==> flow/design.v (excerpt) <==
module ascon
(
    input  logic         clock,            
    input  logic         reset_n,          
    input  logic         i_sys_enable,     
    input  logic         i_start,          
    input  logic         i_data_valid,     
    input  logic [ 63:0] i_data,           
    input  logic [127:0] i_key,            
    input  logic [127:0] i_nonce,          
    output logic [ 63:0] o_cipher,         
    output logic [127:0] o_tag,            
    output logic         o_valid_cipher,   
    output logic         o_done,           
    output logic         o_ready           
);
    logic
        s_mux_select,                       
        s_enable_xor_data_begin,            
        s_enable_xor_key_begin,             
        s_enable_xor_key_end,               
        s_enable_xor_lsb_end,               
        s_enable_state_reg,                 
        s_enable_cipher_reg,                
        s_enable_tag_reg,                   
        s_enable_round_counter,             
        s_reset_round_counter_to_6,         
        s_reset_round_counter_to_0,         
        s_enable_block_counter,             
        s_reset_block_counter,              
        s_valid_cipher,                     
        reg_valid_cipher,                   
        s_done,                             
        reg_done;                           
    logic         [319:0]       o_state;            
    logic         [3:0] reg_round_counter;  
    logic         [1:0] reg_block_counter;  
    ascon_fsm ascon_fsm_inst (
        .clock                     (clock),
        .reset_n                   (reset_n),
        .i_sys_enable              (i_sys_enable),
        .i_start                   (i_start),
  ...
Size in the first run: ~5700 cells after synthesis, ~540 flip-flops, about 520 I/O pins.
==> flow/config.mk <==
export PLATFORM = sky130hd
export DESIGN_NAME = ascon
export DESIGN_NICKNAME = ascon
export VERILOG_FILES = /design/flow/design.v
export SDC_FILE = /design/flow/constraint.sdc
export NUM_CORES = 4
export LEC_CHECK = 0
export CAP_MARGIN = 15
export CELL_PAD_IN_SITES_DETAIL_PLACEMENT = 2
export CELL_PAD_IN_SITES_GLOBAL_PLACEMENT = 3
export CORE_ASPECT_RATIO = 1.15
export CORE_MARGIN = 5
export CORE_UTILIZATION = 45
export CTS_CLUSTER_DIAMETER = 340
export CTS_CLUSTER_SIZE = 75
export GPL_ROUTABILITY_DRIVEN = 0
export GPL_TIMING_DRIVEN = 0
export MAX_ROUTING_LAYER = met5
export PLACE_DENSITY_LB_ADDON = 0.01
export SETUP_SLACK_MARGIN = 0.15
export SLEW_MARGIN = 40
export TNS_END_PERCENT = 5
==> flow/constraint.sdc <==
create_clock -name core_clock -period 10.4 [get_ports {clock}]
set_input_delay 2.0800 -clock core_clock [delete_from_list [all_inputs] [get_ports {clock}]]
set_output_delay 2.0800 -clock core_clock [all_outputs]
set_load 0.01 [all_outputs]
run.sh (not shown) runs the stock make flow with config.mk's settings and CLKGATE_MAP_FILE=.
The baseline failed in 3_3_place_gp, error FLW-0024.
==> next run, changes <==
==> flow/config.mk (replaced) <==
export PLATFORM = sky130hd
export DESIGN_NAME = ascon
export DESIGN_NICKNAME = ascon
export VERILOG_FILES = /design/flow/design.v
export SDC_FILE = /design/flow/constraint.sdc
export NUM_CORES = 4
export LEC_CHECK = 0
export ABC_AREA = 1
export CAP_MARGIN = 20
export CORE_MARGIN = 7
export CORE_UTILIZATION = 58
export SETUP_SLACK_MARGIN = 0.81
export SLEW_MARGIN = 20
==> flow/constraint.sdc (replaced) <==
create_clock -name core_clock -period 10.0 [get_ports {clock}]
set_input_delay 2.0000 -clock core_clock [delete_from_list [all_inputs] [get_ports {clock}]]
set_output_delay 2.0000 -clock core_clock [all_outputs]
set_load 0.01 [all_outputs]
What happened: With this change the flow produced a clean layout; synthesized cell count came out higher by 56%; die size came out lower by 22%; area after synthesis came out lower by 2.4%.
==> next run, changes <==
--- a/flow/config.mk
+++ b/flow/config.mk
@@ -8 +7,0 @@
-export ABC_AREA = 1
@@ -10,3 +9,2 @@
-export CORE_MARGIN = 7
-export CORE_UTILIZATION = 58
-export SETUP_SLACK_MARGIN = 0.81
+export CORE_MARGIN = 2
+export CORE_UTILIZATION = 53
==> flow/constraint.sdc (replaced) <==
create_clock -name core_clock -period 5.85 [get_ports {clock}]
set_input_delay 1.1700 -clock core_clock [delete_from_list [all_inputs] [get_ports {clock}]]
set_output_delay 1.1700 -clock core_clock [all_outputs]
set_load 0.01 [all_outputs]
Outcome: Cell area goes up by 4.0%. Sequential share of layout area goes down by 0.87 points. Non-clock buffer count went up by 148. Routed wire length came out lower by 19%. Global-route usage goes down by 12 points. Setup slack gets worse by 3.5 ns. Critical path depth falls by 3.

---

ascon again, from the RTL that the note above started with.
Design ascon, start of the top module:
module ascon
(
    input  logic         clock,            
    input  logic         reset_n,          
    input  logic         i_sys_enable,     
    input  logic         i_start,          
    input  logic         i_data_valid,     
    input  logic [ 63:0] i_data,           
    input  logic [127:0] i_key,            
    input  logic [127:0] i_nonce,          
    output logic [ 63:0] o_cipher,         
    output logic [127:0] o_tag,            
    output logic         o_valid_cipher,   
    output logic         o_done,           
    output logic         o_ready           
);
==> flow/config.mk <==
export PLATFORM = sky130hd
export DESIGN_NAME = ascon
export DESIGN_NICKNAME = ascon
export VERILOG_FILES = /design/flow/design.v
export SDC_FILE = /design/flow/constraint.sdc
export NUM_CORES = 4
export LEC_CHECK = 0
export CAP_MARGIN = 15
export CELL_PAD_IN_SITES_DETAIL_PLACEMENT = 0
export CORE_ASPECT_RATIO = 1.96
export CORE_MARGIN = 4
export CORE_UTILIZATION = 40
export GPL_ROUTABILITY_DRIVEN = 0
export MIN_ROUTING_LAYER = met1
export SLEW_MARGIN = 15
export TNS_END_PERCENT = 55
==> flow/constraint.sdc <==
create_clock -name core_clock -period 10.4 [get_ports {clock}]
set_input_delay 2.0800 -clock core_clock [delete_from_list [all_inputs] [get_ports {clock}]]
set_output_delay 2.0800 -clock core_clock [all_outputs]
set_load 0.01 [all_outputs]
Rerun with:
--- a/flow/config.mk
+++ b/flow/config.mk
@@ -8,9 +8,8 @@
 export CAP_MARGIN = 15
 export CELL_PAD_IN_SITES_DETAIL_PLACEMENT = 0
-export CORE_ASPECT_RATIO = 1.96
-export CORE_MARGIN = 4
+export CORE_MARGIN = 2
 export CORE_UTILIZATION = 40
 export GPL_ROUTABILITY_DRIVEN = 0
-export MIN_ROUTING_LAYER = met1
+export MIN_ROUTING_LAYER = met2
 export SLEW_MARGIN = 15
 export TNS_END_PERCENT = 55
What happened:
- The new run aborted during global routing
- die size decreases by 2.4%
- synthesized area does not change
- synthesized cell count is unchanged
